`flow/config.mk`:
```
export PLATFORM = sky130hd
export DESIGN_NAME = Cfu
export DESIGN_NICKNAME = Cfu
export VERILOG_FILES = /design/flow/design.v
export SDC_FILE = /design/flow/constraint.sdc
export NUM_CORES = 4
export LEC_CHECK = 0
export CAP_MARGIN = 25
export CELL_PAD_IN_SITES_DETAIL_PLACEMENT = 1
export CELL_PAD_IN_SITES_GLOBAL_PLACEMENT = 1
export CORE_ASPECT_RATIO = 1.79
export CORE_MARGIN = 2
export CORE_UTILIZATION = 23
export CTS_CLUSTER_SIZE = 11
export GPL_ROUTABILITY_DRIVEN = 0
export GPL_TIMING_DRIVEN = 0
export HOLD_SLACK_MARGIN = -0.07
export MAX_ROUTING_LAYER = met4
export PLACE_DENSITY_LB_ADDON = 0.08
export SLEW_MARGIN = 40
export TNS_END_PERCENT = 50
```
`flow/constraint.sdc`:
```
create_clock -name core_clock -period 19.8 [get_ports {clk}]
set_input_delay 3.9600 -clock core_clock [delete_from_list [all_inputs] [get_ports {clk}]]
set_output_delay 3.9600 -clock core_clock [all_outputs]
set_load 0.01 [all_outputs]
```
`flow/design.v`:
```
module Cfu (
    input               cmd_valid,
    output              cmd_ready,
    input      [9:0]    cmd_payload_function_id,
    input      [31:0]   cmd_payload_inputs_0,
    input      [31:0]   cmd_payload_inputs_1,
    output reg          rsp_valid,
    input               rsp_ready,
    output reg [31:0]   rsp_payload_outputs_0,
    input               reset,
    input               clk
);
    reg signed [31:0] InputOffset, FilterOffset;
    reg signed [31:0] accumulator;  
    reg signed [31:0] acc0, acc1, acc2, acc3;
    reg [31:0] global_input;
    wire [31:0] simd_input = (cmd_payload_function_id[9:3] == 7'd0) ? cmd_payload_inputs_0 : global_input;
    wire [31:0] simd_filter = (cmd_payload_function_id[9:3] == 7'd0) ? cmd_payload_inputs_1 : cmd_payload_inputs_0;
    wire signed [31:0] prod_0, prod_1, prod_2, prod_3;
    assign prod_0 = ($signed(simd_input[7 : 0]) + InputOffset) * ($signed(simd_filter[7 : 0]) + FilterOffset);
    assign prod_1 = ($signed(simd_input[15: 8]) + InputOffset) * ($signed(simd_filter[15: 8]) + FilterOffset);
    assign prod_2 = ($signed(simd_input[23:16]) + InputOffset) * ($signed(simd_filter[23:16]) + FilterOffset);
    assign prod_3 = ($signed(simd_input[31:24]) + InputOffset) * ($signed(simd_filter[31:24]) + FilterOffset);
    wire signed [31:0] sum_prods;
    assign sum_prods = prod_0 + prod_1 + prod_2 + prod_3;
    assign cmd_ready = ~rsp_valid;
    always @(posedge clk) begin
        if (reset) begin
            rsp_payload_outputs_0 <= 32'b0;
            rsp_valid <= 1'b0;
            InputOffset <= 32'd0;
            FilterOffset <= 32'd0;
            accumulator <= 32'd0;
            acc0 <= 32'd0;
            acc1 <= 32'd0;
            acc2 <= 32'd0;
            acc3 <= 32'd0;
            global_input <= 32'd0;
        end else if (rsp_valid) begin
            if (rsp_ready) rsp_valid <= 1'b0;
        end else if (cmd_valid) begin
            rsp_valid <= 1'b1;
            case (cmd_payload_function_id[9:3])
                7'd0: begin
                    accumulator <= accumulator + sum_prods;
                    rsp_payload_outputs_0 <= accumulator;
                end
                7'd1: begin
                    accumulator <= 32'd0;
                    rsp_payload_outputs_0 <= 32'd0;
                end
                7'd2: begin
                    InputOffset <= $signed(cmd_payload_inputs_0);
                    rsp_payload_outputs_0 <= $signed(cmd_payload_inputs_0);
                end
                7'd3: begin
                    FilterOffset <= $signed(cmd_payload_inputs_0);
                    rsp_payload_outputs_0 <= $signed(cmd_payload_inputs_0);
                end
                7'd4: begin
                    rsp_payload_outputs_0 <= accumulator;
                end
                7'd5: begin
                    global_input <= cmd_payload_inputs_0;
                end
                7'd6: begin
                    acc0 <= acc0 + sum_prods;
                end
                7'd7: begin
                    acc1 <= acc1 + sum_prods;
                end
                7'd8: begin
                    acc2 <= acc2 + sum_prods;
                end
                7'd9: begin
                    acc3 <= acc3 + sum_prods;
                end
                7'd10: begin
                    acc0 <= 32'd0;
                    acc1 <= 32'd0;
                    acc2 <= 32'd0;
                    acc3 <= 32'd0;
                end
                7'd11: rsp_payload_outputs_0 <= acc0;
                7'd12: rsp_payload_outputs_0 <= acc1;
                7'd13: rsp_payload_outputs_0 <= acc2;
                7'd14: rsp_payload_outputs_0 <= acc3;
                default: rsp_payload_outputs_0 <= 32'b0;
            endcase
        end
    end
endmodule
```
`flow/run.sh`:
```
#!/bin/bash
# the make line also repeats each setting of config.mk as NAME=value (left out here)
make -C /OpenROAD-flow-scripts/flow DESIGN_CONFIG=/design/flow/config.mk WORK_HOME=/design/flow/orfs CLKGATE_MAP_FILE= finish
```
==> results of run 1 <==
==> per-layer routing <==
metal  share of wire (%)  wire (µm)
met5                   0          0
met4                  12      68700
met3                 1.8      10500
met2                  54     306000
met1                  32     184000
==> area by class of cell <==
class / count / area [µm²] / share of cell area, %
multi-input cells: 8306 / 83800 / 75.5
inverters: 2260 / 8510 / 7.67
well taps: 5406 / 6760 / 6.10
flip-flops and latches: 289 / 5850 / 5.28
repair buffers: 312 / 3080 / 2.78
plain buffers: 371 / 1790 / 1.61
clock buffers: 55 / 1070 / 0.969
clock inverters: 10 / 104 / 0.0936
diodes: 13 / 32.5 / 0.0293
==> timing repair <==
action / CTS / global route
pin swaps: 36 / 76
hold buffers: 0 / 0
gates cloned: 0 / 0
setup buffers: 39 / 59
gates resized: 267 / 220
setup endpoints to repair: 71 / 17
==> Changelog: implementation, run 1 <==
### Implementation results

- Vias in the first global route: slightly above 90000
- Routed Antenna Nets: 0
- Top_reg_cell synth: dfxtp_1
- Worst Hold Slack: between 0.4 and 0.5 ns
- CP bufs+invs: 6
- Initial antenna violation count: 19
- Synth top cell by count: inv_1
- Number of cells on the worst reg-to-reg path: 43
- Buffers on Ports: 106
- Max-slew violation count: 0
- Cell taking the most area after synthesis: fa_1
- Critical Setup Path Class: primary input to flop
- Initial DRC Count: about 3800
- Worst-Margin Slew: about 1.1 ns
- Power Density: approximately 24 mW/mm²
- Mapped Cells: between 10000 and 15000
- Met3 global-route usage: 1.75%
- Ys async rst share: 0%
- Core ar.: around 0.41 mm²
- R2R setup slack: approximately 4 ns
- Slew Limit Headroom: 28.5%
- DP Wirelength: just over 500 mm
- Largest net degree at the start of global routing: 28
- Critical Path End Type: flop
- Synthesized cell area: between 0.09 and 0.1 mm²
- Adder share: between 50% and 60%
- Leak Pwr: 53.4 nW
- Final core occ: between 20% and 30%
- Routed WL per cell: around 33 µm
- Yosys Warn Count: 1
- Cell total after placement: about 17000
- Comb area leader: adder cells
- Core Density at Floorplan: a little under a quarter
- GR Overflow Total: 0
- Clock buffer depth: 3
- Setup tns final: 0 ns
- Stages on the worst setup path: about 47
- Sequential power share: a little over a fifth
- Worst Setup EP: acc2[31]
- Chip Area, Yosys: 0.0954 mm²
- HP Start: global_input[30]
- Final hold violations: 0
- Fin cells: between 15000 and 20000
- Total number of vias: a little over 80000
- Met2 usage: 51.6%
- Status: timing/DRC/antenna clean
- Worst R2R Start: FilterOffset[1]
- Min Tclk post-route: between 15 and 20 ns
- Hold Path Class: flop to flop
- Top cell family by delay on the critical path: adder cells
- OpenROAD warning count: 38
- Placement Setup Slack: -4.20 ns
- Sequential power: 0.586 mW
- CP Launch Point: cmd_payload_function_id[8]
- Worst r2r dst: acc2[31]
- Critical path's most frequent cell: xnor2_1
- Power Clock: about 0.70 mW
- Tot Pwr: ~2.7 mW
- Clock share of power: approximately a quarter
- Synth Net Count: between 10000 and 15000
- Yosys stat cell total: about 11000
- Final instance area: around 0.11 mm²
- Avg Cell Area, Syn: between 8 and 9 µm²
- Fmax achieved: about 0.051 GHz
- Net Switching: between 1 and 1.5 mW
- Register bit total from synthesis: about 290
- RSZ-0062 raised after global routing: true
- Register share after synthesis: approximately 6.1%
- CTS tree: done
- Ports: approximately 110
- Worst-path clk slew: around 0.060 ns
- Die width: 485 µm
- Max stage delay on crit path: about 0.9 ns
- Num rows: roughly 320
- EDFF count, synth: 0
- Post-synth top cells: inv_1, fa_1, nand2_1
- CTS sink cnt: slightly below 300
- Residual DRC count: 0
- Simple-Gate Area Share: 15.6%
- Post-Synth XOR/XNOR Area: around 6.5%
- Routed Wire Length: ~570 mm
- Fin nets: ~14000
- Fill cell count: roughly 48000
- Worst EP arrival: slightly above 20 ns
- Num CTS Buffers: 37
- Combinational power: 1.42 mW
- Crit-path max FO: 25
- Worst setup SP type: primary input
- Final period util: between 90 and 100%
- Worst Hold End: global_input[30]
- H-tree level count: 2
- Area Overhead vs Synth: 16.3%
- Top-area cell share: between 30% and 40%
- Logic gate share of total power: 52.5%
- Pint: 1.45 mW
- TritonRoute pass-1 iters: 8
- Die height: 866 µm
- First-pass GRT wire length: around 770 mm
- Setup WS post-layout: a little over 0.03 ns
- Clock Latency Late Sink: around 0.59 ns
- Clock root buffer: clkbuf_16
- Maxcap violations: 0
- Final Setup Violations: 0
- Mux cell area share: less than 1%
- Met1 Track Usage GR: between 20% and 30%
- Crit path max-delay cell type: fa_2
- Clock Skew: 0.0182 ns
- Via density: roughly 4.8
- Required @ worst endpoint: about 20 ns
- All-Layer GR Usage: 27.7%
- Switching portion of total power: a little under half
- Global route hottest layer: met2
- Count of cell types in the netlist: between 90 and 100
- Worst hold stages: 2
- Chip footprint: roughly 0.42 mm²
- Largest power group: combinational logic
- Post-Place Cell Area: roughly 0.11 mm²
- Worst IR drop on VDD: between 0.04 and 0.05 mV
- AO/OA Area Share: about a tenth
- Post-synth area hogs: fa_1, ha_1, inv_1, dfxtp_1, nand2_1
==> run 2: changes to the inputs <==
- CAP_MARGIN: 25 -> 20
- CELL_PAD_IN_SITES_DETAIL_PLACEMENT: 1 -> unset
- CELL_PAD_IN_SITES_GLOBAL_PLACEMENT: 1 -> unset
- CORE_ASPECT_RATIO: 1.79 -> unset
- CORE_UTILIZATION: 23 -> 66
- CTS_CLUSTER_SIZE: 11 -> unset
- GPL_ROUTABILITY_DRIVEN: 0 -> unset
- GPL_TIMING_DRIVEN: 0 -> unset
- HOLD_SLACK_MARGIN: -0.07 -> 0.28
- MAX_ROUTING_LAYER: met4 -> unset
- PLACE_DENSITY_LB_ADDON: 0.08 -> unset
- SETUP_SLACK_MARGIN: unset -> 2.68
- SLEW_MARGIN: 40 -> 20
- TNS_END_PERCENT: 50 -> unset
- clock period: 19.8 -> 10.9 ns (I/O delays scaled with it)
==> run 2 against run 1 <==
  * The run now fails in 5_1_grt
  * Area after synthesis unchanged
  * Synthesized cell count unchanged
  * Die area down 65%
==> Changelog: implementation, run 2 <==
### Metrics

- Status: did not finish
- Halt Stage: 5_1_grt
- Error: [ERROR GRT-0232] Routing congestion too high. Check the congestion heatmap in the GUI.
- Core ar.: 0.143 mm²
- Die height: 384 µm
- H-tree level count: 2
- GR Overflow Total: 227
- Post-Synth XOR/XNOR Area: under 10%
- Avg Cell Area, Syn: approximately 8.5 µm²
- Num CTS Buffers: 36
- Gp weighted congestion: between 1 and 1.5
- Synth top cell by count: inv_1
- Placement Setup Slack: -5.96 ns
- # hold bufs at CTS: 0
- Register share after synthesis: under 10%
- Simple-Gate Area Share: between 15 and 20%
- EDFF count, synth: 0
- Clock buffer depth: 3
- AO/OA Area Share: about 9.7%
- All-Layer GR Usage: around two thirds
- Yosys stat cell total: 11251
- Count of cell types in the netlist: roughly 97
- Buffers on Ports: 108
- CTS sink cnt: roughly 290
- Core Density at Floorplan: 66.5%
- Mux cell area share: less than 1%
- Comb area leader: adder cells
- Synthesized cell area: 0.0954 mm²
- Num rows: about 140
- Top_reg_cell synth: dfxtp_1
- Chip Area, Yosys: 0.0954 mm²
- Post-synth top cells: inv_1, fa_1, nand2_1
- Synth Net Count: roughly 14000
- Register bit total from synthesis: roughly 290
- Yosys Warn Count: 1
- Cell total after placement: approximately 15000
- Clock root buffer: clkbuf_16
- Mapped Cells: about 11000
- Ports: about 110
- Cell taking the most area after synthesis: fa_1
- Adder share: 50.9%
- Post-Place Cell Area: roughly 0.12 mm²
- Post-synth area hogs: fa_1, ha_1, inv_1, dfxtp_1, nand2_1
- Die width: 384 µm
- DP Wirelength: between 300 and 400 mm
- Ys async rst share: 0%
- Top-area cell share: a little under two fifths
- Chip footprint: between 0.1 and 0.15 mm²
==> run 2: per-layer routing <==
metal | GRT overflow | global-route usage (%)
met1 | 4 | 72.8
met2 | 116 | 89.1
met5 | 0 | 14.2
met3 | 3 | 46.3
met4 | 104 | 62.3
==> run 2: what timing repair did <==
action | 4_1_cts
buffers inserted | 76
gates resized | 432
endpoints found under the setup margin | 150
cloned | 2
pin swaps | 204
==> run 3: changes to the inputs <==
- CAP_MARGIN: 20 -> 5
- CORE_ASPECT_RATIO: unset -> 0.71
- CORE_UTILIZATION: 66 -> 72
- CTS_CLUSTER_SIZE: unset -> 22
- HOLD_SLACK_MARGIN: 0.28 -> -0.05
- MIN_ROUTING_LAYER: unset -> met1
- PLACE_DENSITY: unset -> 0.63
- SETUP_SLACK_MARGIN: 2.68 -> -0.78
- clock period: 10.9 -> 10.0 ns (I/O delays scaled with it)
==> run 3 against run 2 <==
  * The flow again stops in 5_1_grt
  * Area after synthesis did not move
  * Die area decreased by 8.2%
  * Synthesized cell count did not move
==> Changelog: implementation, run 3 <==
### Metrics

- Mux cell area share: 0.877%
- Top_reg_cell synth: dfxtp_1
- EDFF count, synth: 0
- Ports: 112
- Synth top cell by count: inv_1
- Clock root buffer: clkbuf_16
- Synthesized cell area: between 0.09 and 0.1 mm²
- Simple-Gate Area Share: between 15 and 20%
- DP Wirelength: 355 mm
- Ys async rst share: 0%
- Yosys Warn Count: 1
- Halt Stage: 5_1_grt
- Top-area cell share: a little under two fifths
- Buffers on Ports: about 110
- Clock buffer depth: 3
- Post-synth area hogs: fa_1, ha_1, inv_1, dfxtp_1, nand2_1
- Mapped Cells: around 11000
- Adder share: 50.9%
- Comb area leader: adder cells
- CTS sink cnt: about 290
- Chip footprint: approximately 0.14 mm²
- Gp weighted congestion: 1.34
- Synth Net Count: 14122
- GR Overflow Total: 5
- Core Density at Floorplan: about 73%
- Count of cell types in the netlist: between 90 and 100
- Post-synth top cells: inv_1, fa_1, nand2_1
- Num rows: 112
- Post-Synth XOR/XNOR Area: under 10%
- Die height: 311 µm
- All-Layer GR Usage: a little under three quarters
- Die width: ~440 µm
- Num CTS Buffers: 35
- H-tree level count: 2
- # hold bufs at CTS: 0
- Status: did not finish
- Yosys stat cell total: about 11000
- AO/OA Area Share: approximately a tenth
- Register share after synthesis: roughly 6.1%
- Error: [ERROR GRT-0116] Global routing finished with congestion. Check the congestion regions in the DRC Viewer.
- Avg Cell Area, Syn: between 8 and 9 µm²
- Core ar.: between 0.1 and 0.15 mm²
- Chip Area, Yosys: about 0.095 mm²
- Cell taking the most area after synthesis: fa_1
- Register bit total from synthesis: between 200 and 300
-- run 3: what timing repair did --
action                                  CTS
pin swaps                               301
endpoints found under the setup margin  130
gates resized                           568
gates cloned                              4
buffers inserted                        125
-- run 3: per-layer routing --
metal / track usage (%) / overflow
met5: 32.8 / 0
met4: 67.3 / 2
met3: 53.9 / 0
met2: 88.8 / 3
met1: 74.8 / 0
-- run 3: stage by stage --
stage / area (µm²) / setup slack, ns / cells
floorplan: 96200 / -4.47 / 11251
global placement: 116000 / -5.89 / 14974
detailed placement: 116000 / -6.59 / 14974
CTS: 121000 / -4.95 / 15150
==> run 4: changes to the inputs <==
- CAP_MARGIN: 5 -> 20
- CELL_PAD_IN_SITES_GLOBAL_PLACEMENT: unset -> 3
- CORE_ASPECT_RATIO: 0.71 -> unset
- CORE_MARGIN: 2 -> 3
- CORE_UTILIZATION: 72 -> 46
- CTS_CLUSTER_DIAMETER: unset -> 183
- CTS_CLUSTER_SIZE: 22 -> unset
- GPL_ROUTABILITY_DRIVEN: unset -> 0
- GPL_TIMING_DRIVEN: unset -> 1
- HOLD_SLACK_MARGIN: -0.05 -> unset
- MIN_ROUTING_LAYER: met1 -> unset
- PLACE_DENSITY: 0.63 -> unset
- PLACE_DENSITY_LB_ADDON: unset -> 0.15
- SETUP_SLACK_MARGIN: -0.78 -> unset
- clock period: 10.0 -> 14.8 ns (I/O delays scaled with it)
==> run 4 against run 3 <==
  * The layout now fails its checks (setup timing)
  * Area after synthesis did not move
  * Die area rose by 57%
  * Synthesized cell count did not move
==> Changelog: implementation, run 4 <==
### Implementation results

- EDFF count, synth: 0
- Synthesized cell area: between 0.09 and 0.1 mm²
- Adder share: between 50% and 60%
- Fin cells: around 16000
- GR Overflow Total: 0
- CP bufs+invs: 7
- Worst hold stages: 2
- Required @ worst endpoint: 15.18 ns
- Ys async rst share: 0%
- Setup tns final: -36.61 ns
- Clock root buffer: clkbuf_16
- Core ar.: around 0.21 mm²
- Total number of vias: between 80000 and 90000
- H-tree level count: 2
- HP Start: FilterOffset[17]
- Setup WS post-layout: -1.52 ns
- Clock buffer depth: 3
- Logic area: around 0.084 mm²
- R2R setup slack: between 1 and 1.5 ns
- Via density: between 5 and 6
- Worst EP arrival: about 17 ns
- CP Launch Point: cmd_payload_function_id[5]
- Vias in the first global route: between 90000 and 100k
- Simple-Gate Area Share: between 10% and 20%
- Fin nets: between 15000 and 20000
- Clock Latency Late Sink: ~0.58 ns
- Worst-Margin Slew: around 1.3 ns
- Routed Wire Length: approximately 420 mm
- Register bit total from synthesis: 289
- Leak Pwr: around 63 nW
- All-Layer GR Usage: 39.2%
- Die height: roughly 460 µm
- Power Density: roughly 34 mW/mm²
- Critical path's most frequent cell: fa_1
- Mux cell area share: less than 1%
- Core Density at Floorplan: ~46%
- CTS sink cnt: approximately 290
- Clock share of power: about a quarter
- Ports: 112
- Yosys Warn Count: 1
- Worst R2R Start: InputOffset[1]
- Worst Hold End: FilterOffset[17]
- Cell total after placement: 15831
- Residual DRC count: 0
- Tot Pwr: 4.27 mW
- Status: complete, but fails checks
- Num CTS Buffers: 37
- Placement Setup Slack: -2.99 ns
- Maxcap violations: 0
- Combinational power: 2.47 mW
- Critical Setup Path Class: primary input to flop
- Sequential power share: 18.3%
- Sequential power: between 0.7 and 0.8 mW
- Num rows: ~170
- Buffers on Ports: 108
- Mapped Cells: 11251
- Worst setup SP type: primary input
- Top_reg_cell synth: dfxtp_1
- Comb area leader: adder cells
- Chip Area, Yosys: roughly 0.095 mm²
- Worst r2r dst: acc3[31]
- Post-synth top cells: inv_1, fa_1, nand2_1
- Initial DRC Count: about 8500
- Slew Limit Headroom: ~15%
- Min Tclk post-route: approximately 16 ns
- Routed Antenna Nets: 0
- Worst Setup EP: accumulator[31]
- Avg Cell Area, Syn: 8.48 µm²
- Crit path max-delay cell type: fa_1
- Layout Check Fail Reasons: setup timing
- Top-area cell share: between 30 and 40%
- Net Switching: between 1.5 and 2 mW
- Final period util: 110%
- Max-slew violation count: 0
- Final Setup Violations: approximately 53
- DP Wirelength: about 360 mm
- Max stage delay on crit path: ~0.57 ns
- Largest net degree at the start of global routing: about 92
- Logic gate share of total power: a little under 60%
- Area Overhead vs Synth: 29.9%
- Fmax achieved: between 0.06 and 0.07 GHz
- Count of cell types in the netlist: between 90 and 100
- Die width: ~460 µm
- Cell taking the most area after synthesis: fa_1
- Final instance area: 0.124 mm²
- Crit-path max FO: 6
- Worst IR drop on VDD: about 0.072 mV
- Hold Path Class: flop to flop
- Synth top cell by count: inv_1
- AO/OA Area Share: approximately 9.7%
- Power Clock: around 1.0 mW
- Stages on the worst setup path: approximately 54
- Critical Path End Type: flop
- RSZ-0062 raised after global routing: true
- Seq. cell area: ~0.0058 mm²
- Fill cell count: roughly 18000
- Synth Net Count: 14122
- Initial antenna violation count: 23
- Number of cells on the worst reg-to-reg path: a little under 60
- Worst-path clk slew: 0.06 ns
- Clock Skew: approximately 0.035 ns
- Post-Place Cell Area: ~0.12 mm²
- Switching portion of total power: between 30% and 40%
- First-pass GRT wire length: around 600 mm
- Final hold violations: 0
- CTS tree: done
- Pint: roughly 2.6 mW
- Largest power group: combinational logic
- Chip footprint: 0.213 mm²
- TritonRoute pass-1 iters: 9
- Post-Synth XOR/XNOR Area: 6.49%
- OpenROAD warning count: 40
- Top cell family by delay on the critical path: adder cells
- Register share after synthesis: just over 6%
- Routed WL per cell: 26.0 µm
- Post-synth area hogs: fa_1, ha_1, inv_1, dfxtp_1, nand2_1
- Yosys stat cell total: approximately 11000
==> run 4: timing repair <==
| item | CTS | global route |
|---|---|---|
| gates resized | 469 | 382 |
| pin swaps | 219 | 266 |
| setup endpoints to repair | 81 | 80 |
| setup buffers | 117 | 70 |
| hold buffers | 0 | 0 |
| cloned | 3 | 0 |
==> run 4: stage by stage <==
step / hold slack [ns] / utilization (%)
6_report: 0.456 / 60.3
2_1_floorplan: 0.433 / -
3_5_place_dp: 0.447 / 57.1
4_1_cts: 0.455 / 59.2
3_3_place_gp: 0.439 / 57.1
5_1_grt: 0.472 / 60.3
==> run 4: per-layer routing <==
layer / vias up / track usage (%) / share of wire [%]
met2: 4056 / 59.4 / 43
li1: 39153 / - / -
met5: - / 0 / 0.0098
met4: 6 / 28.4 / 9.2
met3: 1046 / 8.96 / 9.5
met1: 44812 / 49.0 / 38
==> run 4: layout make-up <==
class	instances	area share, %
Timing Repair Buffer	2462	16.8
Clock inverter	13	0.194
Clock buffer	54	0.895
Sequential cell	289	4.67
Multi-Input combinational cell	8308	67.9
Tap cell	2688	2.71
Antenna cell	18	0.0363
Inverter	2260	6.85
==> run 5: changes to the inputs <==
- ABC_AREA: unset -> 1
- CELL_PAD_IN_SITES_GLOBAL_PLACEMENT: 3 -> unset
- CORE_MARGIN: 3 -> 2
- CORE_UTILIZATION: 46 -> 72
- CTS_CLUSTER_DIAMETER: 183 -> unset
- CTS_CLUSTER_SIZE: unset -> 96
- GPL_ROUTABILITY_DRIVEN: 0 -> unset
- GPL_TIMING_DRIVEN: 1 -> unset
- PLACE_DENSITY: unset -> 0.37
- PLACE_DENSITY_LB_ADDON: 0.15 -> unset
- TNS_END_PERCENT: unset -> 5
- clock period: 14.8 -> 7.42 ns (I/O delays scaled with it)
==> run 5 against run 4 <==
  * The flow now stops in 5_1_grt
  * Die area down 33%
  * Area after synthesis up 4.7%
  * Synthesized cell count up 21%
==> Changelog: implementation, run 5 <==
### Metrics

- Status: did not finish
- Halt Stage: 5_1_grt
- Error: [ERROR GRT-0116] Global routing finished with congestion. Check the congestion regions in the DRC Viewer.
- Mapped Cells: around 14000
- CTS sink cnt: 289
- Synth Net Count: 16537
- GR Overflow Total: approximately 1500
- Mux cell area share: 0%
- Adder share: approximately half
- Num CTS Buffers: 34
- AO/OA Area Share: approximately 7.8%
- Chip footprint: 0.142 mm²
- Die width: roughly 380 µm
- Count of cell types in the netlist: just under 70
- DP Wirelength: approximately 390 mm
- Clock buffer depth: 3
- Core ar.: 0.137 mm²
- Ys async rst share: 0%
- Yosys stat cell total: about 14000
- Post-Synth XOR/XNOR Area: between 2 and 2.5%
- Yosys Warn Count: 1
- Buffers on Ports: about 110
- All-Layer GR Usage: a little over four fifths
- Top-area cell share: about 36%
- Synth top cell by count: nand2_1
- Comb area leader: adder cells
- Clock root buffer: clkbuf_16
- Synthesized cell area: about 0.1 mm²
- Ports: between 100 and 150
- Post-synth top cells: nand2_1, inv_1, fa_1
- Num rows: 136
- H-tree level count: 2
- Register bit total from synthesis: between 200 and 300
- Cell taking the most area after synthesis: fa_1
- Top_reg_cell synth: dfxtp_1
- Post-synth area hogs: fa_1, ha_1, nand2_1, inv_1, dfxtp_1
- Die height: about 380 µm
- Register share after synthesis: between 5 and 6%
- Core Density at Floorplan: between 70% and 80%
- Avg Cell Area, Syn: approximately 7.3 µm²
- Chip Area, Yosys: around 0.1 mm²
- EDFF count, synth: 0
- Simple-Gate Area Share: 22.5%
- Gp weighted congestion: about 1.3
-- run 5: per-layer routing --
layer	global-route usage [%]	overflow
met5	51.6	5
met4	85.6	526
met1	83.3	40
met3	73.0	37
met2	98.5	850
-- run 5: stage by stage --
step	hold slack, ns	area (µm²)	TNS (ns)	instances	setup slack [ns]
4_1_cts	0.464	127000	-693.67	17856	-6.20
3_5_place_dp	0.455	124000	-850.13	17765	-7.22
3_3_place_gp	0.452	124000	-800.89	17765	-6.85
2_1_floorplan	0.434	101000	-578.66	13666	-5.42
-- run 5: what timing repair did --
action,4_1_cts
buffers inserted,30
gates cloned,3
resized,331
hold buffers,0
pin swaps,44
setup endpoints to repair,150
==> run 6: changes to the inputs <==
- CAP_MARGIN: 20 -> 40
- CORE_ASPECT_RATIO: unset -> 1.53
- CORE_UTILIZATION: 72 -> 69
- CTS_CLUSTER_SIZE: 96 -> unset
- GPL_TIMING_DRIVEN: unset -> 0
- PLACE_DENSITY: 0.37 -> 0.79
- SETUP_SLACK_MARGIN: unset -> 5.0
- clock period: 7.42 -> 33.8 ns (I/O delays scaled with it)
==> run 6 against run 5 <==
  * The layout now fails its checks (antenna rules)
  * Synthesized cell count is the same
  * Die area grew 4.3%
  * Area after synthesis is the same
==> Changelog: implementation, run 6 <==
### Implementation results

- Initial DRC Count: approximately 15000
- Yosys Warn Count: 1
- Fin nets: 16839
- Cell total after placement: 15764
- Mapped Cells: ~14000
- Clock Latency Late Sink: around 0.56 ns
- Stages on the worst setup path: 57
- # hold bufs at CTS: 0
- Placement Setup Slack: approximately 9.8 ns
- All-Layer GR Usage: approximately 60%
- Power Clock: around 0.41 mW
- Critical path's most frequent cell: fa_1
- AO/OA Area Share: under 10%
- Core ar.: between 0.1 and 0.15 mm²
- Worst-path clk slew: 0.06 ns
- Max stage delay on crit path: approximately 0.74 ns
- CP Launch Point: cmd_payload_function_id[9]
- Status: complete, but fails checks
- Met3 global-route usage: between 20% and 30%
- DP Wirelength: ~360 mm
- Chip footprint: 0.148 mm²
- R2R setup slack: between 15 and 20 ns
- Max-slew violation count: 0
- Sequential power: between 0.3 and 0.4 mW
- Setup Buffers After CTS: 0
- Fmax achieved: between 0.04 and 0.05 GHz
- Top cell family by delay on the critical path: adder cells
- Buffers on Ports: about 110
- OpenROAD warning count: 38
- Register share after synthesis: between 5 and 6%
- H-tree level count: 2
- Min Tclk post-route: between 20 and 25 ns
- Total number of vias: roughly 100k
- Die height: around 470 µm
- Register bit total from synthesis: 289
- Core Density at Floorplan: between 60 and 70%
- Worst hold stages: 2
- TritonRoute pass-1 iters: 16
- Clock share of power: around 23%
- GR Overflow Total: 0
- Routed WL per cell: 27.8 µm
- Maxcap violations: 0
- Clock root buffer: clkbuf_16
- Avg Cell Area, Syn: around 7.3 µm²
- Worst-Margin Slew: 1.08 ns
- Switching portion of total power: 50.7%
- Post-synth top cells: nand2_1, inv_1, fa_1
- Ys async rst share: 0%
- Die width: roughly 310 µm
- Worst setup SP type: primary input
- Setup WS post-layout: slightly above 9 ns
- Num CTS Buffers: 35
- HP Start: rsp_payload_outputs_0[6]
- Initial antenna violation count: 38
- Worst Hold End: rsp_payload_outputs_0[6]
- EDFF count, synth: 0
- Final period util: ~73%
- Met2 usage: between 80% and 90%
- Fin cells: 15957
- Global route hottest layer: met2
- Area Overhead vs Synth: 6.93%
- Num rows: ~170
- Crit path max-delay cell type: xor2_1
- Worst Setup EP: acc0[31]
- Clock buffer depth: 3
- Crit-path max FO: 10
- Clock Skew: about 0.022 ns
- # resized after CTS: 0
- Post-synth area hogs: fa_1, ha_1, nand2_1, inv_1, dfxtp_1
- Mux cell area share: 0%
- Worst Hold Slack: 0.465 ns
- Worst R2R Start: InputOffset[2]
- Power Density: 17.1 mW/mm²
- Combinational power: 1.07 mW
- Met1 Track Usage GR: ~60%
- Final core occ: 74.4%
- Worst EP arrival: about 25 ns
- Final Setup Violations: 0
- Slew Limit Headroom: between 20% and 30%
- Ports: 112
- Synth top cell by count: nand2_1
- Chip Area, Yosys: 0.0999 mm²
- Pint: approximately 0.9 mW
- Yosys stat cell total: 13666
- Routed Wire Length: around 440 mm
- Top_reg_cell synth: dfxtp_1
- Hold Path Class: flop to flop
- Gp weighted congestion: between 1 and 1.5
- Required @ worst endpoint: approximately 34 ns
- Final hold violations: 0
- Comb area leader: adder cells
- CTS sink cnt: around 290
- Residual DRC count: 0
- Critical Path End Type: flop
- Simple-Gate Area Share: between 20% and 30%
- First-pass GRT wire length: 646 mm
- Number of cells on the worst reg-to-reg path: around 50
- Vias in the first global route: about 100k
- Net Switching: slightly above 0.9 mW
- Adder share: between 40% and 50%
- Post-Synth XOR/XNOR Area: 2.19%
- Worst IR drop on VDD: between 0.04 and 0.05 mV
- CP bufs+invs: 13
- Critical Setup Path Class: primary input to flop
- Synth Net Count: between 15000 and 20000
- Largest power group: combinational logic
- CTS tree: done
- Logic gate share of total power: around three fifths
- Count of cell types in the netlist: ~68
- Largest net degree at the start of global routing: 26
- Top-area cell share: 36.3%
- Synthesized cell area: 0.0999 mm²
- Worst r2r dst: acc0[31]
- Routed Antenna Nets: 1
- Cell taking the most area after synthesis: fa_1
- Via density: 6.43
- Sequential power share: about a fifth
- RSZ-0062 raised after global routing: false
- Leak Pwr: around 56 nW
- Setup tns final: 0 ns
- Layout Check Fail Reasons: antenna rules
==> run 6: cell type report <==
type                       count  area, µm²
clock inverter                19        225
clock buffer                  44        991
sequential                   289       5790
inverter                    3152      11800
buffer                       338       1320
antenna                       49        123
multi-input combinational   9887      81300
tap                         1914       2390
timing repair buffer         265       2850
fill                       11188      36800
==> run 6: layer usage <==
metal	vias up	part of all wire, %
li1	41881	-
met1	47686	28
met2	8976	41
met3	4008	15
met4	32	16
met5	-	0.21
==> run 6: metrics by stage <==
| step | cell area, µm² | power, mW |
|---|---|---|
| 6_report | 107000 | 1.82 |
| 2_1_floorplan | 99900 | 0.923 |
| 5_1_grt | 107000 | 1.86 |
| 4_1_cts | 106000 | 1.70 |
| 3_5_place_dp | 104000 | 1.30 |
| 3_3_place_gp | 103000 | 1.25 |
==> run 7: changes to the inputs <==
- ABC_AREA: 1 -> unset
- CAP_MARGIN: 40 -> 20
- CORE_ASPECT_RATIO: 1.53 -> unset
- CORE_UTILIZATION: 69 -> 71
- CTS_CLUSTER_DIAMETER: unset -> 240
- CTS_CLUSTER_SIZE: unset -> 22
- GPL_TIMING_DRIVEN: 0 -> unset
- HOLD_SLACK_MARGIN: unset -> -0.05
- MIN_ROUTING_LAYER: unset -> met1
- PLACE_DENSITY: 0.79 -> unset
- SETUP_SLACK_MARGIN: 5.0 -> -1.1
- TNS_END_PERCENT: 5 -> unset
- clock period: 33.8 -> 11.0 ns (I/O delays scaled with it)
==> run 7 against run 6 <==
  * The flow now stops in 5_1_grt
  * Die area fell by 7.1%
  * Synthesized cell count fell by 18%
  * Area after synthesis fell by 4.5%
==> Changelog: implementation, run 7 <==
### Metrics

- Top-area cell share: a little under two fifths
- DP Wirelength: around 350 mm
- Comb area leader: adder cells
- Synth Net Count: 14122
- Buffers on Ports: 108
- Clock buffer depth: 3
- Num CTS Buffers: 17
- Error: [ERROR GRT-0232] Routing congestion too high. Check the congestion heatmap in the GUI.
- Clock root buffer: clkbuf_16
- Mux cell area share: less than 1%
- EDFF count, synth: 0
- Status: did not finish
- Gp weighted congestion: 1.22
- Cell taking the most area after synthesis: fa_1
- Core ar.: 0.133 mm²
- Avg Cell Area, Syn: around 8.5 µm²
- Halt Stage: 5_1_grt
- Adder share: between 50% and 60%
- Ports: 112
- Post-Place Cell Area: around 0.12 mm²
- Register share after synthesis: 6.06%
- Die height: between 300 and 400 µm
- Chip Area, Yosys: 0.0954 mm²
- Mapped Cells: between 10000 and 15000
- Cell total after placement: 14947
- Post-synth top cells: inv_1, fa_1, nand2_1
- Num rows: ~130
- Register bit total from synthesis: ~290
- Post-synth area hogs: fa_1, ha_1, inv_1, dfxtp_1, nand2_1
- Post-Synth XOR/XNOR Area: 6.49%
- Top_reg_cell synth: dfxtp_1
- AO/OA Area Share: about 9.7%
- Yosys stat cell total: 11251
- Count of cell types in the netlist: a little under 100
- Die width: ~370 µm
- Synth top cell by count: inv_1
- H-tree level count: 1
- Yosys Warn Count: 1
- All-Layer GR Usage: approximately 73%
- Core Density at Floorplan: between 70% and 80%
- Synthesized cell area: ~0.095 mm²
- Chip footprint: between 0.1 and 0.15 mm²
- GR Overflow Total: 18
- Simple-Gate Area Share: roughly 16%
- CTS sink cnt: around 290
- Placement Setup Slack: -5.93 ns
- Ys async rst share: 0%
[run 7: per-layer routing]
| layer | overflow | GRT usage, % |
|---|---|---|
| met3 | 0 | 57.9 |
| met1 | 0 | 72.3 |
| met4 | 8 | 68.8 |
| met2 | 10 | 91.9 |
| met5 | 0 | 27.2 |
[run 7: repair_timing]
item	CTS
gates resized	668
endpoints found under the setup margin	117
buffers inserted	138
pin swaps	382
hold buffers	0
gates cloned	3
==> run 8: changes to the inputs <==
- ABC_AREA: unset -> 1
- CTS_CLUSTER_DIAMETER: 240 -> unset
- MAX_ROUTING_LAYER: unset -> met4
- SETUP_SLACK_MARGIN: -1.1 -> -0.62
- clock period: 11.0 -> 12.3 ns (I/O delays scaled with it)
==> run 8 against run 7 <==
  * The run again fails in 5_1_grt
  * Synthesized cell count is 21% higher
  * Die area increased by 4.6%
  * Area after synthesis up 4.7%
==> Changelog: implementation, run 8 <==
### Metrics

- CTS sink cnt: about 290
- Simple-Gate Area Share: ~22%
- GR Overflow Total: about 240
- Synth top cell by count: nand2_1
- Clock root buffer: clkbuf_16
- Post-synth area hogs: fa_1, ha_1, nand2_1, inv_1, dfxtp_1
- DP Wirelength: around 370 mm
- Mapped Cells: 13666
- Die width: 379 µm
- Synthesized cell area: 0.0999 mm²
- Chip footprint: ~0.14 mm²
- Yosys stat cell total: about 14000
- Clock buffer depth: 3
- Count of cell types in the netlist: 68
- Buffers on Ports: approximately 110
- # hold bufs at CTS: 0
- Post-Synth XOR/XNOR Area: 2.19%
- Ports: between 100 and 150
- Gp weighted congestion: between 1 and 1.5
- Top_reg_cell synth: dfxtp_1
- Top-area cell share: between 30% and 40%
- H-tree level count: 2
- Register bit total from synthesis: a little under 300
- Avg Cell Area, Syn: 7.31 µm²
- Status: did not finish
- Chip Area, Yosys: ~0.1 mm²
- Post-synth top cells: nand2_1, inv_1, fa_1
- Yosys Warn Count: 1
- Core Density at Floorplan: 71.6%
- Register share after synthesis: approximately 5.8%
- Cell taking the most area after synthesis: fa_1
- Num rows: 137
- Synth Net Count: 16537
- All-Layer GR Usage: a little under three quarters
- Adder share: between 40 and 50%
- Num CTS Buffers: 34
- AO/OA Area Share: 7.78%
- Comb area leader: adder cells
- Die height: approximately 380 µm
- Core ar.: about 0.14 mm²
- EDFF count, synth: 0
- Placement Setup Slack: -3.56 ns
- Ys async rst share: 0%
- Mux cell area share: 0%
- Halt Stage: 5_1_grt
- Error: [ERROR GRT-0116] Global routing finished with congestion. Check the congestion regions in the DRC Viewer.
run 8: per-layer routing:
metal / GRT overflow / GRT usage, %
met3: 3 / 51.8
met5: - / -
met4: 104 / 69.7
met2: 130 / 89.8
met1: 1 / 70.8
run 8: per-stage QoR:
step / power, mW / setup TNS [ns] / area (µm²) / cells / util, %
after global placement: 4.32 / -264.60 / 122000 / 17729 / 87.6
after detailed placement: 4.47 / -304.11 / 122000 / 17729 / 87.6
after CTS: 5.84 / -155.73 / 125000 / 17828 / 89.8
after floorplan: 2.60 / -66.85 / 101000 / 13666 / -
run 8: what timing repair did:
item / in CTS
pin swaps: 73
endpoints found under the hold margin: 0
setup buffers: 45
gates cloned: 2
endpoints found under the setup margin: 117
resized: 323
==> run 9: changes to the inputs <==
- ABC_AREA: 1 -> unset
- CORE_UTILIZATION: 71 -> 19
- CTS_CLUSTER_SIZE: 22 -> unset
- HOLD_SLACK_MARGIN: -0.05 -> unset
- MAX_ROUTING_LAYER: met4 -> unset
- MIN_ROUTING_LAYER: met1 -> unset
- SETUP_SLACK_MARGIN: -0.62 -> unset
- clock period: 12.3 -> 30.2 ns (I/O delays scaled with it)
==> run 9 against run 8 <==
  * Now clean on timing, DRC and antenna
  * Die area rose to 3.5 times the previous value
  * Area after synthesis fell by 4.5%
  * Synthesized cell count fell by 18%
==> Changelog: implementation, run 9 <==
### Implementation results

- Routed WL per cell: around 21 µm
- Largest net degree at the start of global routing: roughly 86
- Crit-path max FO: roughly 46
- Comb area leader: adder cells
- Chip footprint: between 0.5 and 0.6 mm²
- Setup tns final: 0 ns
- Cell total after placement: between 15000 and 20000
- Logic gate share of total power: a little under half
- Max-slew violation count: 0
- Combinational power: approximately 0.73 mW
- Fin cells: ~18000
- Worst IR drop on VDD: 0.0345 mV
- Count of cell types in the netlist: roughly 97
- Fill cell count: roughly 55000
- Gp weighted congestion: 1.02
- Critical Path End Type: flop
- Power Density: around 15 mW/mm²
- Ports: about 110
- Register bit total from synthesis: roughly 290
- Seq. cell area: about 0.0058 mm²
- Top cell family by delay on the critical path: adder cells
- Initial DRC Count: 8560
- Vias in the first global route: around 80000
- Number of cells on the worst reg-to-reg path: approximately 46
- Setup Buffers After CTS: 0
- RSZ-0062 raised after global routing: false
- DP Wirelength: approximately 310 mm
- Post-Synth XOR/XNOR Area: ~6.5%
- Leak Pwr: ~52 nW
- Cell taking the most area after synthesis: fa_1
- Worst R2R Start: FilterOffset[1]
- Post-synth top cells: inv_1, fa_1, nand2_1
- Worst Setup EP: acc1[31]
- Stages on the worst setup path: between 40 and 50
- Worst EP arrival: between 20 and 25 ns
- CP bufs+invs: 7
- Final instance area: 0.107 mm²
- Fin nets: 14131
- Top_reg_cell synth: dfxtp_1
- AO/OA Area Share: under 10%
- Max stage delay on crit path: about 1.1 ns
- All-Layer GR Usage: roughly 14%
- Post-synth area hogs: fa_1, ha_1, inv_1, dfxtp_1, nand2_1
- Via density: between 4 and 5
- Switching portion of total power: 41.9%
- Chip Area, Yosys: between 0.09 and 0.1 mm²
- Initial antenna violation count: 32
- Slew Limit Headroom: around 18%
- Clock share of power: a little under a third
- Required @ worst endpoint: 30.70 ns
- Min Tclk post-route: about 24 ns
- First-pass GRT wire length: between 500 and 600 mm
- Final period util: 77.9%
- Core ar.: between 0.5 and 0.6 mm²
- Yosys Warn Count: 1
- Num CTS Buffers: 37
- Fmax achieved: about 0.042 GHz
- Worst r2r dst: acc3[31]
- Final hold violations: 0
- Clock root buffer: clkbuf_16
- Total number of vias: about 80000
- HP Start: global_input[10]
- Worst Hold End: global_input[10]
- Maxcap violations: 0
- Worst-Margin Slew: 1.23 ns
- Placement Setup Slack: about 6.6 ns
- TritonRoute pass-1 iters: 7
- Ys async rst share: 0%
- Worst-path clk slew: approximately 0.06 ns
- Routed Antenna Nets: 0
- Sequential power share: between 20% and 30%
- Setup WS post-layout: about 6.7 ns
- Residual DRC count: 0
- Crit path max-delay cell type: clkdlybuf4s50_1
- Register share after synthesis: between 6 and 7%
- EDFF count, synth: 0
- CTS sink cnt: 289
- Mapped Cells: 11251
- Adder share: about half
- GR Overflow Total: 0
- Worst setup SP type: primary input
- Pint: 0.946 mW
- Num rows: ~260
- Avg Cell Area, Syn: approximately 8.5 µm²
- Hold Path Class: flop to flop
- Routed Wire Length: roughly 370 mm
- Sequential power: 0.384 mW
- Tot Pwr: ~1.6 mW
- Net Switching: ~0.68 mW
- R2R setup slack: between 10 and 15 ns
- Critical path's most frequent cell: fa_1
- Critical Setup Path Class: primary input to flop
- Final Setup Violations: 0
- Synth Net Count: roughly 14000
- H-tree level count: 2
- Power Clock: 0.511 mW
- Clock Latency Late Sink: 0.59 ns
- Synth top cell by count: inv_1
- Buffers on Ports: 108
- Yosys stat cell total: 11251
- Clock Skew: roughly 0.028 ns
- Clock buffer depth: 3
- Logic area: approximately 0.080 mm²
- Simple-Gate Area Share: approximately 16%
- CP Launch Point: cmd_payload_function_id[4]
- CTS tree: done
- Die height: between 700 and 800 µm
- Post-Place Cell Area: between 0.1 and 0.15 mm²
- Status: timing/DRC/antenna clean
- Top-area cell share: about 38%
- Core Density at Floorplan: approximately a fifth
- # resized after CTS: 0
- # hold bufs at CTS: 0
- OpenROAD warning count: 37
- Mux cell area share: less than 1%
- Largest power group: combinational logic
- Die width: about 710 µm
- Area Overhead vs Synth: 12.6%
- Synthesized cell area: roughly 0.095 mm²
- Worst hold stages: 2
[run 9: layout make-up]
cell class	instances	share of cell area, %
Clock buffer	50	1.01
Antenna cell	25	0.0582
Sequential cell	289	5.38
Inverter	2260	7.90
Clock inverter	16	0.274
Tap cell	6681	7.78
Multi-Input combinational cell	8306	74.8
Timing Repair Buffer	366	2.81
[run 9: through the flow]
step / util (%) / hold slack, ns
after floorplan: - / 0.433
after global routing: 21.4 / 0.465
after global placement: 21.2 / 0.438
after CTS: 21.4 / 0.455
after detailed placement: 21.2 / 0.447
final: 21.5 / 0.452
[run 9: per-layer routing]
layer  vias to the layer above  GRT usage, %  share of wire (%)
met5                         -             0              0.044
met4                        16          8.32                7.2
met3                       868          2.68                9.5
met2                      3893          22.3                 43
met1                     40336          18.7                 40
li1                      34952             -                  -
==> run 10: changes to the inputs <==
- CORE_UTILIZATION: 19 -> 71
- CTS_CLUSTER_SIZE: unset -> 99
- clock period: 30.2 -> 15.6 ns (I/O delays scaled with it)
==> run 10 against run 9 <==
  * The run now fails in 5_1_grt
  * Die area down 73%
  * Area after synthesis unchanged
  * Synthesized cell count did not move
==> Changelog: implementation, run 10 <==
### Metrics

- Core ar.: 0.133 mm²
- Chip footprint: approximately 0.14 mm²
- All-Layer GR Usage: 70.8%
- Halt Stage: 5_1_grt
- Simple-Gate Area Share: 15.6%
- Post-Synth XOR/XNOR Area: around 6.5%
- EDFF count, synth: 0
- Clock root buffer: clkbuf_16
- Chip Area, Yosys: 0.0954 mm²
- Count of cell types in the netlist: about 97
- Synth Net Count: approximately 14000
- Synth top cell by count: inv_1
- Yosys Warn Count: 1
- DP Wirelength: approximately 330 mm
- Num rows: approximately 130
- Register bit total from synthesis: roughly 290
- # hold bufs at CTS: 0
- Ports: around 110
- Mux cell area share: 0.877%
- GR Overflow Total: 1
- CTS sink cnt: 289
- Top-area cell share: between 30% and 40%
- Cell taking the most area after synthesis: fa_1
- Cell total after placement: between 10000 and 15000
- Buffers on Ports: 108
- H-tree level count: 1
- Die width: 371 µm
- Register share after synthesis: under 10%
- Post-synth top cells: inv_1, fa_1, nand2_1
- Yosys stat cell total: 11251
- Adder share: 50.9%
- Clock buffer depth: 3
- Gp weighted congestion: approximately 1.2
- Top_reg_cell synth: dfxtp_1
- Post-Place Cell Area: ~0.11 mm²
- Num CTS Buffers: 29
- Die height: 371 µm
- Error: [ERROR GRT-0232] Routing congestion too high. Check the congestion heatmap in the GUI.
- Post-synth area hogs: fa_1, ha_1, inv_1, dfxtp_1, nand2_1
- Avg Cell Area, Syn: between 8 and 9 µm²
- Comb area leader: adder cells
- Core Density at Floorplan: 71.5%
- Synthesized cell area: 0.0954 mm²
- Status: did not finish
- Ys async rst share: 0%
- Mapped Cells: roughly 11000
- AO/OA Area Share: 9.66%
[run 10: per-layer routing]
layer | overflow | global-route usage, %
met5 | 0 | 18.9
met4 | 1 | 68.1
met3 | 0 | 53.0
met2 | 0 | 90.3
met1 | 0 | 71.3
[run 10: timing repair]
item,in CTS
setup buffers,111
endpoints found under the setup margin,60
resized,445
pin swaps,266
gates cloned,4
[run 10: stage by stage]
stage               worst slack [ns]  total power, mW  setup TNS, ns  util, %  hold slack [ns]
floorplan                    0.00386             1.65              0        -            0.433
global placement               -1.73             2.49         -61.38     85.5            0.438
detailed placement             -2.05             2.56         -80.51     85.5            0.448
CTS                           -0.540             3.35          -4.59     88.5            0.457
==> run 11: changes to the inputs <==
- CORE_UTILIZATION: 71 -> 46
- CTS_CLUSTER_SIZE: 99 -> 22
- HOLD_SLACK_MARGIN: unset -> -0.05
- MIN_ROUTING_LAYER: unset -> met1
- SETUP_SLACK_MARGIN: unset -> 1.86
- clock period: 15.6 -> 18.0 ns (I/O delays scaled with it)
==> run 11 against run 10 <==
  * Now clean on timing, DRC and antenna
  * Die area rose by 54%
  * Synthesized cell count did not move
  * Area after synthesis did not move
==> Changelog: implementation, run 11 <==
### Implementation results

- Register share after synthesis: between 6 and 7%
- Top cell family by delay on the critical path: adder cells
- Chip footprint: 0.211 mm²
- Ports: roughly 110
- Worst Setup EP: acc0[31]
- Critical Path End Type: flop
- Comb area leader: adder cells
- Post-synth top cells: inv_1, fa_1, nand2_1
- Num CTS Buffers: 36
- Worst r2r dst: acc0[31]
- Slew Limit Headroom: a little over an eighth
- Logic gate share of total power: a little under three fifths
- CTS tree: done
- Cell taking the most area after synthesis: fa_1
- Clock Skew: about 0.018 ns
- Via density: roughly 5.6
- Fin cells: roughly 15000
- Hold Path Class: flop to flop
- Routed WL per cell: about 26 µm
- Fin nets: 15379
- Net Switching: 1.33 mW
- Clock Latency Late Sink: ~0.57 ns
- EDFF count, synth: 0
- Worst setup SP type: primary input
- Die width: around 460 µm
- Avg Cell Area, Syn: approximately 8.5 µm²
- R2R setup slack: between 3 and 4 ns
- Worst Hold Slack: approximately 0.45 ns
- Post-Place Cell Area: between 0.1 and 0.15 mm²
- Yosys stat cell total: between 10000 and 15000
- Top_reg_cell synth: dfxtp_1
- CP bufs+invs: 16
- Core Density at Floorplan: a little under half
- Gp weighted congestion: approximately 1.0
- Ys async rst share: 0%
- Synth Net Count: 14122
- Min Tclk post-route: roughly 17 ns
- Critical path's most frequent cell: fa_2
- Maxcap violations: 0
- Core ar.: a little over 0.2 mm²
- Post-Synth XOR/XNOR Area: around 6.5%
- GR Overflow Total: 0
- All-Layer GR Usage: between 30% and 40%
- Number of cells on the worst reg-to-reg path: 47
- Num rows: around 170
- Initial antenna violation count: 23
- Critical Setup Path Class: primary input to flop
- AO/OA Area Share: approximately a tenth
- Synth top cell by count: inv_1
- Crit-path max FO: 8
- Yosys Warn Count: 1
- Fmax achieved: around 0.058 GHz
- Residual DRC count: 0
- Required @ worst endpoint: 18.44 ns
- Area Overhead vs Synth: 21.3%
- Max-slew violation count: 0
- Worst R2R Start: FilterOffset[1]
- OpenROAD warning count: ~44
- Simple-Gate Area Share: ~16%
- Synthesized cell area: between 0.09 and 0.1 mm²
- Stages on the worst setup path: about 56
- TritonRoute pass-1 iters: 9
- Power Clock: slightly below 0.8 mW
- Buffers on Ports: 108
- Vias in the first global route: just under 90000
- HP Start: InputOffset[14]
- Total number of vias: roughly 86000
- Final instance area: ~0.12 mm²
- Worst-Margin Slew: about 1.3 ns
- Combinational power: 1.80 mW
- Cell total after placement: around 15000
- Chip Area, Yosys: about 0.095 mm²
- Count of cell types in the netlist: 97
- Final Setup Violations: 0
- Power Density: roughly 28 mW/mm²
- DP Wirelength: 344 mm
- First-pass GRT wire length: roughly 600 mm
- Pint: 1.90 mW
- Placement Setup Slack: -0.780 ns
- Worst Hold End: InputOffset[14]
- Worst EP arrival: 17.63 ns
- Die height: 459 µm
- Mapped Cells: ~11000
- Worst IR drop on VDD: approximately 0.061 mV
- Adder share: approximately half
- Max stage delay on crit path: 0.63 ns
- Worst-path clk slew: 0.06 ns
- Switching portion of total power: 41.1%
- Register bit total from synthesis: 289
- Largest net degree at the start of global routing: roughly 120
- RSZ-0062 raised after global routing: true
- CTS sink cnt: roughly 290
- Initial DRC Count: 8212
- Largest power group: combinational logic
- Crit path max-delay cell type: fa_2
- Sequential power share: roughly a fifth
- Clock buffer depth: 3
- Post-synth area hogs: fa_1, ha_1, inv_1, dfxtp_1, nand2_1
- Sequential power: ~0.64 mW
- Status: timing/DRC/antenna clean
- Routed Wire Length: between 400 and 500 mm
- Worst hold stages: 2
- Clock root buffer: clkbuf_16
- Top-area cell share: a little under two fifths
- Setup WS post-layout: roughly 0.81 ns
- Setup tns final: 0 ns
- Routed Antenna Nets: 0
- Mux cell area share: less than 1%
- Final hold violations: 0
- Final period util: a little over nine tenths
- H-tree level count: 2
- CP Launch Point: cmd_payload_function_id[8]
- Leak Pwr: slightly below 60 nW
- Clock share of power: between 20 and 25%
[run 11: through the flow]
step	utilization, %	total power [mW]
2_1_floorplan	-	1.43
3_3_place_gp	53.2	2.14
3_5_place_dp	53.2	2.17
4_1_cts	55.0	3.09
5_1_grt	56.0	3.36
6_report	56.0	3.23
[run 11: what timing repair did]
action                     4_1_cts  5_1_grt
gates resized                  395      327
cloned                           2        1
hold buffers                     0        0
buffers inserted                72       66
pin swaps                      237      206
setup endpoints to repair       69       64
[run 11: final cells by class]
cell class	count	area, µm²
diodes	16	40.0
flip-flops and latches	289	5790
multi-input cells	8307	83300
clock inverters	17	209
repair buffers	1614	13400
well taps	2704	3380
fillers	18842	90900
clock buffers	49	1040
inverters	2260	8490
[run 11: per-layer routing]
layer  track usage [%]  vias to the layer above  wire length, µm
met3              6.88                      968            38100
met1              49.0                    43276           155000
met5                 0                        -               79
met2              57.1                     4153           173000
li1                  -                    37459                -
met4              28.5                       12            37000
==> run 12: changes to the inputs <==
- ABC_AREA: unset -> 1
- CELL_PAD_IN_SITES_DETAIL_PLACEMENT: unset -> 1
- CELL_PAD_IN_SITES_GLOBAL_PLACEMENT: unset -> 2
- CORE_ASPECT_RATIO: unset -> 1.65
- CORE_MARGIN: 2 -> 10
- CORE_UTILIZATION: 46 -> 29
- CTS_CLUSTER_SIZE: 22 -> 11
- GPL_ROUTABILITY_DRIVEN: unset -> 0
- GPL_TIMING_DRIVEN: unset -> 1
- HOLD_SLACK_MARGIN: -0.05 -> 0.09
- MAX_ROUTING_LAYER: unset -> met4
- MIN_ROUTING_LAYER: met1 -> met2
- PLACE_DENSITY_LB_ADDON: unset -> 0.18
- SETUP_SLACK_MARGIN: 1.86 -> 4.05
- SLEW_MARGIN: 20 -> 25
- clock period: 18.0 -> 20.0 ns (I/O delays scaled with it)
==> run 12 against run 11 <==
  * Global-route usage up 8.0 points
  * Still clean on timing, DRC and antenna
  * Critical path type unchanged
  * Critical endpoint is now acc3[31]
  * Design area up 5.5%
  * Sequential power down 9.6%
==> Changelog: implementation, run 12 <==
### Implementation results

- Critical path's most frequent cell: fa_1
- Tot Pwr: approximately 4.0 mW
- Max-slew violation count: 0
- Comb area leader: adder cells
- Final period util: 84.2%
- Post-synth area hogs: fa_1, ha_1, nand2_1, inv_1, dfxtp_1
- Worst setup SP type: primary input
- Worst-Margin Slew: 1.45 ns
- Register bit total from synthesis: 289
- Largest power group: combinational logic
- Core Density at Floorplan: between 20% and 30%
- Power Density: between 30 and 40 mW/mm²
- AO/OA Area Share: 7.78%
- Routed Antenna Nets: 0
- Crit path max-delay cell type: fa_1
- Core ar.: around 0.34 mm²
- TritonRoute pass-1 iters: 10
- Total number of vias: 133386
- Num CTS Buffers: 37
- Worst r2r dst: acc3[31]
- Area Overhead vs Synth: 22.2%
- Setup WS post-layout: 3.17 ns
- Die height: around 770 µm
- Count of cell types in the netlist: 68
- RSZ-0062 raised after global routing: true
- Fin nets: 17299
- Sequential power share: 14.4%
- R2R setup slack: 6.67 ns
- Clock root buffer: clkbuf_16
- Post-Synth XOR/XNOR Area: under 10%
- Critical Path End Type: flop
- Routed WL per cell: 29.3 µm
- OpenROAD warning count: approximately 43
- Clock share of power: around 18%
- Buffers on Ports: approximately 110
- Critical Setup Path Class: primary input to flop
- Required @ worst endpoint: around 20 ns
- Logic gate share of total power: around two thirds
- Adder share: 48.6%
- Status: timing/DRC/antenna clean
- Cell taking the most area after synthesis: fa_1
- Mapped Cells: about 14000
- Clock buffer depth: 3
- Synth top cell by count: nand2_1
- Final Setup Violations: 0
- Fmax achieved: just under 0.06 GHz
- Worst hold stages: 2
- Top cell family by delay on the critical path: adder cells
- HP Start: rsp_payload_outputs_0[13]
- Vias in the first global route: 151423
- Ports: between 100 and 150
- Placement Setup Slack: between 0.7 and 0.8 ns
- Post-synth top cells: nand2_1, inv_1, fa_1
- H-tree level count: 2
- Initial DRC Count: 26867
- CP Launch Point: cmd_payload_function_id[5]
- Combinational power: roughly 2.7 mW
- Slew Limit Headroom: about 3.2%
- Maxcap violations: 0
- Net Switching: 2.03 mW
- Via density: roughly 7.0
- Worst R2R Start: FilterOffset[1]
- Sequential power: 0.582 mW
- Worst-path clk slew: about 0.070 ns
- All-Layer GR Usage: between 40 and 50%
- Switching portion of total power: between 50% and 60%
- Final instance area: roughly 0.12 mm²
- Top-area cell share: 36.3%
- Post-Place Cell Area: 0.110 mm²
- GR Overflow Total: 0
- Crit-path max FO: 6
- Yosys stat cell total: about 14000
- Worst IR drop on VDD: between 0.05 and 0.06 mV
- Synth Net Count: ~17000
- Largest net degree at the start of global routing: between 100 and 150
- Setup tns final: 0 ns
- Simple-Gate Area Share: 22.5%
- Max stage delay on crit path: around 0.57 ns
- EDFF count, synth: 0
- Clock Skew: around 0.036 ns
- # hold bufs at CTS: 0
- Avg Cell Area, Syn: 7.31 µm²
- CTS tree: done
- Residual DRC count: 0
- Stages on the worst setup path: between 60 and 70
- Chip footprint: 0.369 mm²
- DP Wirelength: roughly 460 mm
- Die width: around 480 µm
- Num rows: approximately 280
- Ys async rst share: 0%
- Leak Pwr: slightly above 60 nW
- Routed Wire Length: 562 mm
- Register share after synthesis: under 10%
- Worst EP arrival: approximately 17 ns
- Synthesized cell area: roughly 0.1 mm²
- Clock Latency Late Sink: between 0.6 and 0.7 ns
- Worst Hold End: rsp_payload_outputs_0[13]
- Top_reg_cell synth: dfxtp_1
- Min Tclk post-route: between 15 and 20 ns
- CP bufs+invs: 21
- Hold Path Class: flop to flop
- CTS sink cnt: just under 300
- Number of cells on the worst reg-to-reg path: slightly below 60
- Initial antenna violation count: 29
- Mux cell area share: 0%
- Chip Area, Yosys: about 0.1 mm²
- Pint: around 2.0 mW
- Yosys Warn Count: 1
- First-pass GRT wire length: between 700 and 800 mm
- Final hold violations: 0
- Power Clock: 0.732 mW
- Worst Setup EP: acc3[31]
run 12: area by class of cell:
type                    instances  area [µm²]
inverters                    3152       12100
multi-input cells            9891       86900
clock inverters                10         130
well taps                    4587        5740
repair buffers               1057        9980
clock buffers                  52        1060
flip-flops and latches        289        5790
diodes                        119         298
fillers                     41880      221000
run 12: repair_timing:
action / CTS / global route
setup endpoints to repair: 107 / 85
pin swaps: 163 / 286
cloned: 11 / 8
resized: 878 / 893
setup buffers: 189 / 188
run 12: through the flow:
stage / util (%) / std cells / hold slack, ns
final: 35.6 / 19157 / 0.468
after global routing: 35.6 / 19109 / 0.497
after CTS: 34.0 / 18840 / 0.467
after detailed placement: 32.1 / 18578 / 0.453
after global placement: 32.1 / 18578 / 0.447
after floorplan: - / 13666 / 0.434
run 12: per-layer routing:
layer	GRT usage [%]	share of wire (%)	vias up
met5	-	0	-
met4	22.3	17	0
met3	47.8	33	5391
met2	56.0	50	39027
met1	-	0	46339
li1	-	-	42629
==> run 13: changes to the inputs <==
- ABC_AREA: 1 -> unset
- CAP_MARGIN: 20 -> 5
- CELL_PAD_IN_SITES_DETAIL_PLACEMENT: 1 -> unset
- CELL_PAD_IN_SITES_GLOBAL_PLACEMENT: 2 -> unset
- CORE_ASPECT_RATIO: 1.65 -> unset
- CORE_MARGIN: 10 -> 2
- CORE_UTILIZATION: 29 -> 72
- CTS_CLUSTER_SIZE: 11 -> unset
- GPL_ROUTABILITY_DRIVEN: 0 -> unset
- GPL_TIMING_DRIVEN: 1 -> unset
- HOLD_SLACK_MARGIN: 0.09 -> unset
- MAX_ROUTING_LAYER: met4 -> unset
- MIN_ROUTING_LAYER: met2 -> unset
- PLACE_DENSITY_LB_ADDON: 0.18 -> 0.0
- SETUP_SLACK_MARGIN: 4.05 -> 2.83
- SLEW_MARGIN: 25 -> 20
- clock period: 20.0 -> 16.9 ns (I/O delays scaled with it)
==> run 13 against run 12 <==
  * Now fails the layout checks on setup timing
  * Design area decreased by 6.2%
  * Hold slack got worse by 0.0076 ns
  * Clock skew decreased by 0.011 ns
  * First-iteration DRC count decreased by 44%
  * Area after synthesis decreased by 4.5%
  * Register-to-register slack got worse by 4.1 ns
  * Utilization increased by 51 points
  * Worst setup slack got worse by 3.3 ns
  * Clock-buffer cell count decreased by 15
  * Critical endpoint is now acc1[31]
==> Changelog: implementation, run 13 <==
### Implementation results

- Status: complete, but fails checks
- Layout Check Fail Reasons: setup timing
- Crit path max-delay cell type: fa_1
- Worst R2R Start: FilterOffset[0]
- Post-synth top cells: inv_1, fa_1, nand2_1
- Clock Skew: 0.0255 ns
- Vias in the first global route: around 100000
- Net Switching: roughly 1.4 mW
- Worst setup SP type: primary input
- Power Clock: roughly 0.74 mW
- Sequential power share: around a fifth
- Adder share: roughly half
- CTS sink cnt: ~290
- Num rows: about 130
- Switching portion of total power: a little over two fifths
- Logic gate share of total power: a little under three fifths
- Combinational power: approximately 1.9 mW
- Stages on the worst setup path: 53
- Worst EP arrival: roughly 18 ns
- Comb area leader: adder cells
- Power Density: roughly 29 mW/mm²
- Logic area: 0.0820 mm²
- Top_reg_cell synth: dfxtp_1
- Num CTS Buffers: 30
- Leak Pwr: a little under 60 nW
- Synth top cell by count: inv_1
- Worst Hold Slack: about 0.46 ns
- Die width: ~370 µm
- Buffers on Ports: roughly 110
- Crit-path max FO: 10
- Worst hold stages: 2
- Worst IR drop on VDD: between 0.09 and 0.1 mV
- Synth Net Count: 14122
- DP Wirelength: approximately 330 mm
- Cell taking the most area after synthesis: fa_1
- CP bufs+invs: 11
- Max stage delay on crit path: between 0.6 and 0.7 ns
- Simple-Gate Area Share: roughly 16%
- Fin nets: between 15000 and 20000
- Yosys stat cell total: 11251
- Setup WS post-layout: -0.111 ns
- H-tree level count: 1
- Worst-Margin Slew: between 1 and 1.5 ns
- TritonRoute pass-1 iters: 14
- Ys async rst share: 0%
- Critical path's most frequent cell: fa_1
- Residual DRC count: 0
- EDFF count, synth: 0
- Routed Antenna Nets: 0
- Register share after synthesis: under 10%
- HP Start: global_input[12]
- All-Layer GR Usage: 58.9%
- Routed Wire Length: just over 400 mm
- AO/OA Area Share: approximately a tenth
- Total number of vias: about 95000
- Initial DRC Count: 15080
- Tot Pwr: approximately 3.3 mW
- GR Overflow Total: 0
- Clock root buffer: clkbuf_16
- Yosys Warn Count: 1
- Area Overhead vs Synth: 20.0%
- RSZ-0062 raised after global routing: true
- Hold Path Class: flop to flop
- Ports: between 100 and 150
- Post-synth area hogs: fa_1, ha_1, inv_1, dfxtp_1, nand2_1
- Synthesized cell area: around 0.095 mm²
- Top-area cell share: between 30 and 40%
- R2R setup slack: roughly 2.6 ns
- Required @ worst endpoint: 17.42 ns
- Post-Synth XOR/XNOR Area: around 6.5%
- Worst Setup EP: acc1[31]
- Maxcap violations: 0
- Largest power group: combinational logic
- CP Launch Point: cmd_payload_function_id[6]
- Sequential power: a little under 0.7 mW
- Die height: ~370 µm
- Slew Limit Headroom: 7.44%
- Worst-path clk slew: about 0.07 ns
- Number of cells on the worst reg-to-reg path: approximately 44
- Final period util: 101%
- Mapped Cells: between 10000 and 15000
- Max-slew violation count: 0
- Critical Path End Type: flop
- Seq. cell area: 0.00580 mm²
- Chip Area, Yosys: roughly 0.095 mm²
- Clock Latency Late Sink: just over 0.6 ns
- Chip footprint: approximately 0.14 mm²
- CTS tree: done
- Routed WL per cell: around 28 µm
- First-pass GRT wire length: between 500 and 600 mm
- Final Setup Violations: 5
- Worst r2r dst: acc1[31]
- Register bit total from synthesis: approximately 290
- Clock buffer depth: 3
- Top cell family by delay on the critical path: adder cells
- Final hold violations: 0
- Pint: around 1.9 mW
- Mux cell area share: less than 1%
- Via density: ~6.5
- Largest net degree at the start of global routing: roughly 190
- Avg Cell Area, Syn: between 8 and 9 µm²
- Critical Setup Path Class: primary input to flop
- Worst Hold End: global_input[12]
- Final core occ: just under 90%
- Fill cell count: around 7000
- Min Tclk post-route: around 17 ns
- Clock share of power: between 20% and 30%
- Count of cell types in the netlist: roughly 97
- Initial antenna violation count: 48
- Core Density at Floorplan: 72.6%
- Core ar.: around 0.13 mm²
- Gp weighted congestion: 1.16
- OpenROAD warning count: 50
- Fmax achieved: 0.0588 GHz
## run 13: area by class of cell
cell class,count,area share [%]
diodes,69,0.151
well taps,1755,1.92
multi-input cells,8306,71.6
repair buffers,1822,12.9
inverters,2260,7.41
clock inverters,19,0.196
flip-flops and latches,289,5.06
clock buffers,37,0.723
## run 13: per-layer routing
layer	vias to the layer above	part of all wire (%)	track usage (%)
li1	37920	-	-
met1	44871	30	65.7
met2	8921	40	82.9
met3	3345	17	27.5
met4	32	13	54.9
met5	-	0.16	1.03
## run 13: stage by stage
step	TNS, ns	setup WS (ns)	instances	area (µm²)
4_1_cts	0	0.221	14468	113000
5_1_grt	-1.41	-0.315	14495	114000
6_report	-0.354	-0.111	14557	114000
3_5_place_dp	-24.41	-1.37	14387	111000
3_3_place_gp	-14.50	-1.12	14387	111000
2_1_floorplan	0	1.05	11251	96200
## run 13: repair_timing
item / 4_1_cts / 5_1_grt
gates resized: 162 / 172
hold buffers: 0 / 0
cloned: 0 / 1
pin swaps: 89 / 68
endpoints found under the setup margin: 110 / 103
setup buffers: 25 / 18
Power and IR drop assume default switching activity.
